==> v26 <==
==> flow/design.v <==
module FA(inputA, inputB, outputY, Cin, Cout);
 input inputA;
 input inputB;
 input Cin;
 output Cout;
 output outputY;
 wire c1, c2, c3, a1;
 xor g1(a1, inputA, inputB);
 xor g2(outputY, Cin, a1);
 and g3(c1, inputA,inputB);
 and g4(c2, inputA, Cin);
 and g5(c3, inputB, Cin);
 or  g6(Cout, c1, c2, c3);
endmodule  
module FA8(inputA,inputB,outputY,Cin,Co);
 input [7:0]inputA;
 input [7:0]inputB;
 input Cin;
 output Co;
 output [7:0]outputY;
 wire [6:0]Cout;
FA i1(inputA[0], inputB[0], outputY[0], Cin, Cout[0]);
FA i2(inputA[1], inputB[1], outputY[1], Cout[0], Cout[1]);
FA i3(inputA[2], inputB[2], outputY[2], Cout[1], Cout[2]);
FA i4(inputA[3], inputB[3], outputY[3], Cout[2], Cout[3]);
FA i5(inputA[4], inputB[4], outputY[4], Cout[3], Cout[4]);
FA i6(inputA[5], inputB[5], outputY[5], Cout[4], Cout[5]);
FA i7(inputA[6], inputB[6], outputY[6], Cout[5], Cout[6]);
FA i8(inputA[7], inputB[7], outputY[7], Cout[6], Co);
endmodule
module mult8 (out, a, b);
	output [7:0] out;
	input  [7:0] a;
	input  [7:0] b;
        wire  [15:0] out1;
	assign out1 = a * b;
        assign out=out1[11:4];
endmodule
module SigmoidROM(out, add, CS, read);
output[7:0] out;
input[7:0] add;
input CS,read;
reg [7:0] out;
reg [7:0] rom;
always @(*)
begin
case(add)
8'd0: rom = 8'd255;
8'd1: rom = 8'd254;
8'd2: rom = 8'd253;
8'd3: rom = 8'd252;
8'd4: rom = 8'd251;
8'd5: rom = 8'd250;
8'd6: rom = 8'd249;
8'd7: rom = 8'd248;
8'd8: rom = 8'd247;
8'd9: rom = 8'd246;
8'd10: rom = 8'd245;
8'd11: rom = 8'd244;
8'd12: rom = 8'd243;
8'd13: rom = 8'd242;
8'd14: rom = 8'd241;
8'd15: rom = 8'd240;
8'd16: rom = 8'd239;
8'd17: rom = 8'd238;
8'd18: rom = 8'd237;
8'd19: rom = 8'd236;
8'd20: rom = 8'd235;
8'd21: rom = 8'd234;
8'd22: rom = 8'd233;
8'd23: rom = 8'd232;
8'd24: rom = 8'd231;
8'd25: rom = 8'd230;
8'd26: rom = 8'd229;
8'd27: rom = 8'd228;
8'd28: rom = 8'd227;
8'd29: rom = 8'd226;
8'd30: rom = 8'd225;
8'd31: rom = 8'd224;
8'd32: rom = 8'd223;
8'd33: rom = 8'd222;
8'd34: rom = 8'd221;
8'd35: rom = 8'd220;
8'd36: rom = 8'd219;
8'd37: rom = 8'd218;
8'd38: rom = 8'd217;
8'd39: rom = 8'd216;
8'd40: rom = 8'd215;
8'd41: rom = 8'd214;
8'd42: rom = 8'd213;
8'd43: rom = 8'd212;
8'd44: rom = 8'd211;
8'd45: rom = 8'd210;
8'd46: rom = 8'd209;
8'd47: rom = 8'd208;
8'd48: rom = 8'd207;
8'd49: rom = 8'd206;
8'd50: rom = 8'd205;
8'd51: rom = 8'd204;
8'd52: rom = 8'd203;
8'd53: rom = 8'd202;
8'd54: rom = 8'd201;
8'd55: rom = 8'd200;
8'd56: rom = 8'd199;
8'd57: rom = 8'd198;
8'd58: rom = 8'd197;
8'd59: rom = 8'd196;
8'd60: rom = 8'd195;
8'd61: rom = 8'd194;
8'd62: rom = 8'd193;
8'd63: rom = 8'd192;
8'd64: rom = 8'd191;
8'd65: rom = 8'd190;
8'd66: rom = 8'd189;
8'd67: rom = 8'd188;
8'd68: rom = 8'd187;
8'd69: rom = 8'd186;
8'd70: rom = 8'd185;
8'd71: rom = 8'd184;
8'd72: rom = 8'd183;
8'd73: rom = 8'd182;
8'd74: rom = 8'd181;
8'd75: rom = 8'd180;
8'd76: rom = 8'd179;
8'd77: rom = 8'd178;
8'd78: rom = 8'd177;
8'd79: rom = 8'd176;
8'd80: rom = 8'd175;
8'd81: rom = 8'd174;
8'd82: rom = 8'd173;
8'd83: rom = 8'd172;
8'd84: rom = 8'd171;
8'd85: rom = 8'd170;
8'd86: rom = 8'd169;
8'd87: rom = 8'd168;
8'd88: rom = 8'd167;
8'd89: rom = 8'd166;
8'd90: rom = 8'd165;
8'd91: rom = 8'd164;
8'd92: rom = 8'd163;
8'd93: rom = 8'd162;
8'd94: rom = 8'd161;
8'd95: rom = 8'd160;
8'd96: rom = 8'd159;
8'd97: rom = 8'd158;
8'd98: rom = 8'd157;
8'd99: rom = 8'd156;
8'd100: rom = 8'd155;
8'd101: rom = 8'd154;
8'd102: rom = 8'd153;
8'd103: rom = 8'd152;
8'd104: rom = 8'd151;
8'd105: rom = 8'd150;
8'd106: rom = 8'd149;
8'd107: rom = 8'd148;
8'd108: rom = 8'd147;
8'd109: rom = 8'd146;
8'd110: rom = 8'd145;
8'd111: rom = 8'd144;
8'd112: rom = 8'd143;
8'd113: rom = 8'd142;
8'd114: rom = 8'd141;
8'd115: rom = 8'd140;
8'd116: rom = 8'd139;
8'd117: rom = 8'd138;
8'd118: rom = 8'd137;
8'd119: rom = 8'd136;
8'd120: rom = 8'd135;
8'd121: rom = 8'd134;
8'd122: rom = 8'd133;
8'd123: rom = 8'd132;
8'd124: rom = 8'd131;
8'd125: rom = 8'd130;
8'd126: rom = 8'd129;
8'd127: rom = 8'd128;
8'd128: rom = 8'd127;
8'd129: rom = 8'd126;
8'd130: rom = 8'd125;
8'd131: rom = 8'd124;
8'd132: rom = 8'd123;
8'd133: rom = 8'd122;
8'd134: rom = 8'd121;
8'd135: rom = 8'd120;
8'd136: rom = 8'd119;
8'd137: rom = 8'd118;
8'd138: rom = 8'd117;
8'd139: rom = 8'd116;
8'd140: rom = 8'd115;
8'd141: rom = 8'd114;
8'd142: rom = 8'd113;
8'd143: rom = 8'd112;
8'd144: rom = 8'd111;
8'd145: rom = 8'd110;
8'd146: rom = 8'd109;
8'd147: rom = 8'd108;
8'd148: rom = 8'd107;
8'd149: rom = 8'd106;
8'd150: rom = 8'd105;
8'd151: rom = 8'd104;
8'd152: rom = 8'd103;
8'd153: rom = 8'd102;
8'd154: rom = 8'd101;
8'd155: rom = 8'd100;
8'd156: rom = 8'd99;
8'd157: rom = 8'd98;
8'd158: rom = 8'd97;
8'd159: rom = 8'd96;
8'd160: rom = 8'd95;
8'd161: rom = 8'd94;
8'd162: rom = 8'd93;
8'd163: rom = 8'd92;
8'd164: rom = 8'd91;
8'd165: rom = 8'd90;
8'd166: rom = 8'd89;
8'd167: rom = 8'd88;
8'd168: rom = 8'd87;
8'd169: rom = 8'd86;
8'd170: rom = 8'd85;
8'd171: rom = 8'd84;
8'd172: rom = 8'd83;
8'd173: rom = 8'd82;
8'd174: rom = 8'd81;
8'd175: rom = 8'd80;
8'd176: rom = 8'd79;
8'd177: rom = 8'd78;
8'd178: rom = 8'd77;
8'd179: rom = 8'd76;
8'd180: rom = 8'd75;
8'd181: rom = 8'd74;
8'd182: rom = 8'd73;
8'd183: rom = 8'd72;
8'd184: rom = 8'd71;
8'd185: rom = 8'd70;
8'd186: rom = 8'd69;
8'd187: rom = 8'd68;
8'd188: rom = 8'd67;
8'd189: rom = 8'd66;
8'd190: rom = 8'd65;
8'd191: rom = 8'd64;
8'd192: rom = 8'd63;
8'd193: rom = 8'd62;
8'd194: rom = 8'd61;
8'd195: rom = 8'd60;
8'd196: rom = 8'd59;
8'd197: rom = 8'd58;
8'd198: rom = 8'd57;
8'd199: rom = 8'd56;
8'd200: rom = 8'd55;
8'd201: rom = 8'd54;
8'd202: rom = 8'd53;
8'd203: rom = 8'd52;
8'd204: rom = 8'd51;
8'd205: rom = 8'd50;
8'd206: rom = 8'd49;
8'd207: rom = 8'd48;
8'd208: rom = 8'd47;
8'd209: rom = 8'd46;
8'd210: rom = 8'd45;
8'd211: rom = 8'd44;
8'd212: rom = 8'd43;
8'd213: rom = 8'd42;
8'd214: rom = 8'd41;
8'd215: rom = 8'd40;
8'd216: rom = 8'd39;
8'd217: rom = 8'd38;
8'd218: rom = 8'd37;
8'd219: rom = 8'd36;
8'd220: rom = 8'd35;
8'd221: rom = 8'd34;
8'd222: rom = 8'd33;
8'd223: rom = 8'd32;
8'd224: rom = 8'd31;
8'd225: rom = 8'd30;
8'd226: rom = 8'd29;
8'd227: rom = 8'd28;
8'd228: rom = 8'd27;
8'd229: rom = 8'd26;
8'd230: rom = 8'd25;
8'd231: rom = 8'd24;
8'd232: rom = 8'd23;
8'd233: rom = 8'd22;
8'd234: rom = 8'd21;
8'd235: rom = 8'd20;
8'd236: rom = 8'd19;
8'd237: rom = 8'd18;
8'd238: rom = 8'd17;
8'd239: rom = 8'd16;
8'd240: rom = 8'd15;
8'd241: rom = 8'd14;
8'd242: rom = 8'd13;
8'd243: rom = 8'd12;
8'd244: rom = 8'd11;
8'd245: rom = 8'd10;
8'd246: rom = 8'd9;
8'd247: rom = 8'd8;
8'd248: rom = 8'd7;
8'd249: rom = 8'd6;
8'd250: rom = 8'd5;
8'd251: rom = 8'd4;
8'd252: rom = 8'd3;
8'd253: rom = 8'd2;
8'd254: rom = 8'd1;
8'd255: rom = 8'd0;
default: rom = 8'd0;
endcase
end
always @(posedge CS)
begin
if(read==1)
out<=rom;
else
out<=0;
end
endmodule
module LSTM(clk, Of, En, Ci, Cip, In, Ui, Uf, Uk, Uo, Wi, Wk, Wf, Wo, Vo, Bi, Bo, Bf, Bk, PrevH, Cout, Hout);
 input clk, En, Cip; 
 input [7:0] In, Ci, Ui, Uf, Uk;
 input [7:0] Uo, Wi, Wk, Wf, Wo;
 input [7:0] Vo, Bi, Bo, Bf, Bk;
 input [7:0]           PrevH;
 output [7:0] Cout, Hout;
 output Of;
 wire [7:0] m1, m2, m3, m4;
 wire [7:0] m5, m7, m8;
 wire [7:0] m9, m10, m11, m12;
 wire [7:0] m13, m14, m15, m16;
 wire [7:0] i1, f1, k1, o1;
 wire [7:0] It, Ft, Kt, t1;
 wire [10:0] Cin;
 mult8 ins1(m1, In, Wi); 
 mult8 ins2(m2, PrevH, Ui);
 FA8   ins3(m1, m2, m3, Cip, Cin[0]);
 FA8   ins4(m3, Bi, i1,Cin[0], Cin[1]);
 SigmoidROM sg1(It, i1, clk, En);
 mult8 ins5(m4, In, Wf); 
 mult8 ins6(t1, In, Wf);
 FA8   ins7(t1, m4, m5, Cin[1], Cin[2]);
 FA8   ins8(t1, Bi, f1, Cin[2], Cin[3]);
 SigmoidROM sg2(Ft, f1, clk, En);
 mult8 ins9(m7, In, Wk); 
 mult8 ins10(m8, PrevH, Uk);
 FA8   ins11(m7, m8, m9, Cin[3], Cin[4]);
 FA8   ins12(m9, Bk, k1, Cin[4], Cin[5]);
 SigmoidROM sg3(Kt, k1, clk, En);
 FA8   ins13(It, Kt, m10,Cin[5], Cin[6]);
 FA8   ins14(Ft, Ci, m11, Cin[6], Cin[7]);
 FA8   ins15(m10, m11, Cout, Cin[7], Cin[8]);
 mult8 ins16(m12, In, Wo); 
 mult8 ins17(m13, PrevH, Uo);
 mult8 ins18(m14, Ci, Vo);
 FA8   ins19(m12, m13, m15, Cin[8], Cin[9]);
 FA8   ins21(m14, Bo, m16, Cin[9], Cin[10]);
 FA8   ins22(m16, m15, o1, Cin[10], Of);
 SigmoidROM sg4(Hout, o1, clk, En);
 endmodule
==> flow/run.sh <==
#!/bin/bash
# the make line also repeats each setting of config.mk as NAME=value (left out here)
make -C /OpenROAD-flow-scripts/flow DESIGN_CONFIG=/design/flow/config.mk WORK_HOME=/design/flow/orfs CLKGATE_MAP_FILE= finish
==> flow/config.mk <==
export PLATFORM = sky130hd
export DESIGN_NAME = LSTM
export DESIGN_NICKNAME = LSTM
export VERILOG_FILES = /design/flow/design.v
export SDC_FILE = /design/flow/constraint.sdc
export NUM_CORES = 4
export LEC_CHECK = 0
export CAP_MARGIN = 30
export CELL_PAD_IN_SITES_DETAIL_PLACEMENT = 2
export CELL_PAD_IN_SITES_GLOBAL_PLACEMENT = 1
export CORE_ASPECT_RATIO = 0.78
export CORE_MARGIN = 5
export CORE_UTILIZATION = 21
export CTS_CLUSTER_DIAMETER = 325
export CTS_CLUSTER_SIZE = 68
export GPL_ROUTABILITY_DRIVEN = 0
export GPL_TIMING_DRIVEN = 1
export HOLD_SLACK_MARGIN = 0.01
export PLACE_DENSITY_LB_ADDON = 0.28
export SETUP_SLACK_MARGIN = 5.0
export SLEW_MARGIN = 20
export TNS_END_PERCENT = 10
==> flow/constraint.sdc <==
create_clock -name core_clock -period 24.4 [get_ports {clk}]
set_input_delay 4.8800 -clock core_clock [delete_from_list [all_inputs] [get_ports {clk}]]
set_output_delay 4.8800 -clock core_clock [all_outputs]
set_load 0.01 [all_outputs]
==> v35: changes against v26 <==
- CAP_MARGIN: 30 -> 20
- CELL_PAD_IN_SITES_DETAIL_PLACEMENT: 2 -> unset
- CELL_PAD_IN_SITES_GLOBAL_PLACEMENT: 1 -> unset
- CORE_ASPECT_RATIO: 0.78 -> unset
- CORE_MARGIN: 5 -> 2
- CORE_UTILIZATION: 21 -> 56
- CTS_CLUSTER_DIAMETER: 325 -> unset
- CTS_CLUSTER_SIZE: 68 -> unset
- GPL_ROUTABILITY_DRIVEN: 0 -> unset
- GPL_TIMING_DRIVEN: 1 -> unset
- HOLD_SLACK_MARGIN: 0.01 -> unset
- PLACE_DENSITY_LB_ADDON: 0.28 -> unset
- SETUP_SLACK_MARGIN: 5.0 -> 4.53
- TNS_END_PERCENT: 10 -> unset
==> flow/constraint.sdc (replaced) <==
create_clock -name core_clock -period 24.5 [get_ports {clk}]
set_input_delay 4.9000 -clock core_clock [delete_from_list [all_inputs] [get_ports {clk}]]
set_output_delay 4.9000 -clock core_clock [all_outputs]
set_load 0.01 [all_outputs]
==> flow_metrics.tcl <==
# yosys + openroad results
set metrics [dict create \
    grt_met3_usage 0.0193 \
    status "failed layout checks" \
    timing.final.crit_share 1.40 \
    checkFailReasons "setup timing" \
    clock_latency_ps 280 \
    tns_ps -52620 \
    fin_worst_hold_slack_ps 1570 \
    route.detailed.vias_per_inst 5.04 \
    report.final.setup_viol 17 \
    final.setup.worst_slack_ps -9790 \
    detail_route.antenna_diodes 0 \
]
[end of results for v35]
==> flow_metrics.tcl <==
# yosys + openroad results
set metrics [dict create \
    clock_latency_ps 290 \
    timing_hold_violations_final 0 \
    tritoncts_clock_tree "yes" \
    tns_ps -70180 \
    grt_met3_usage 0.0113 \
    report.final.setup_viol 17 \
    status "failed layout checks" \
    checkFailReasons "setup timing" \
    route.detailed.vias_per_inst 4.11 \
    final.setup.worst_slack_ps -10870 \
    ys_ff 32 \
    grt-ovfl-total 0 \
    floorplan.nets 2381 \
    detail_route.antenna_diodes 1 \
    timing.final.crit_share 1.45 \
]
[end of results for v26]
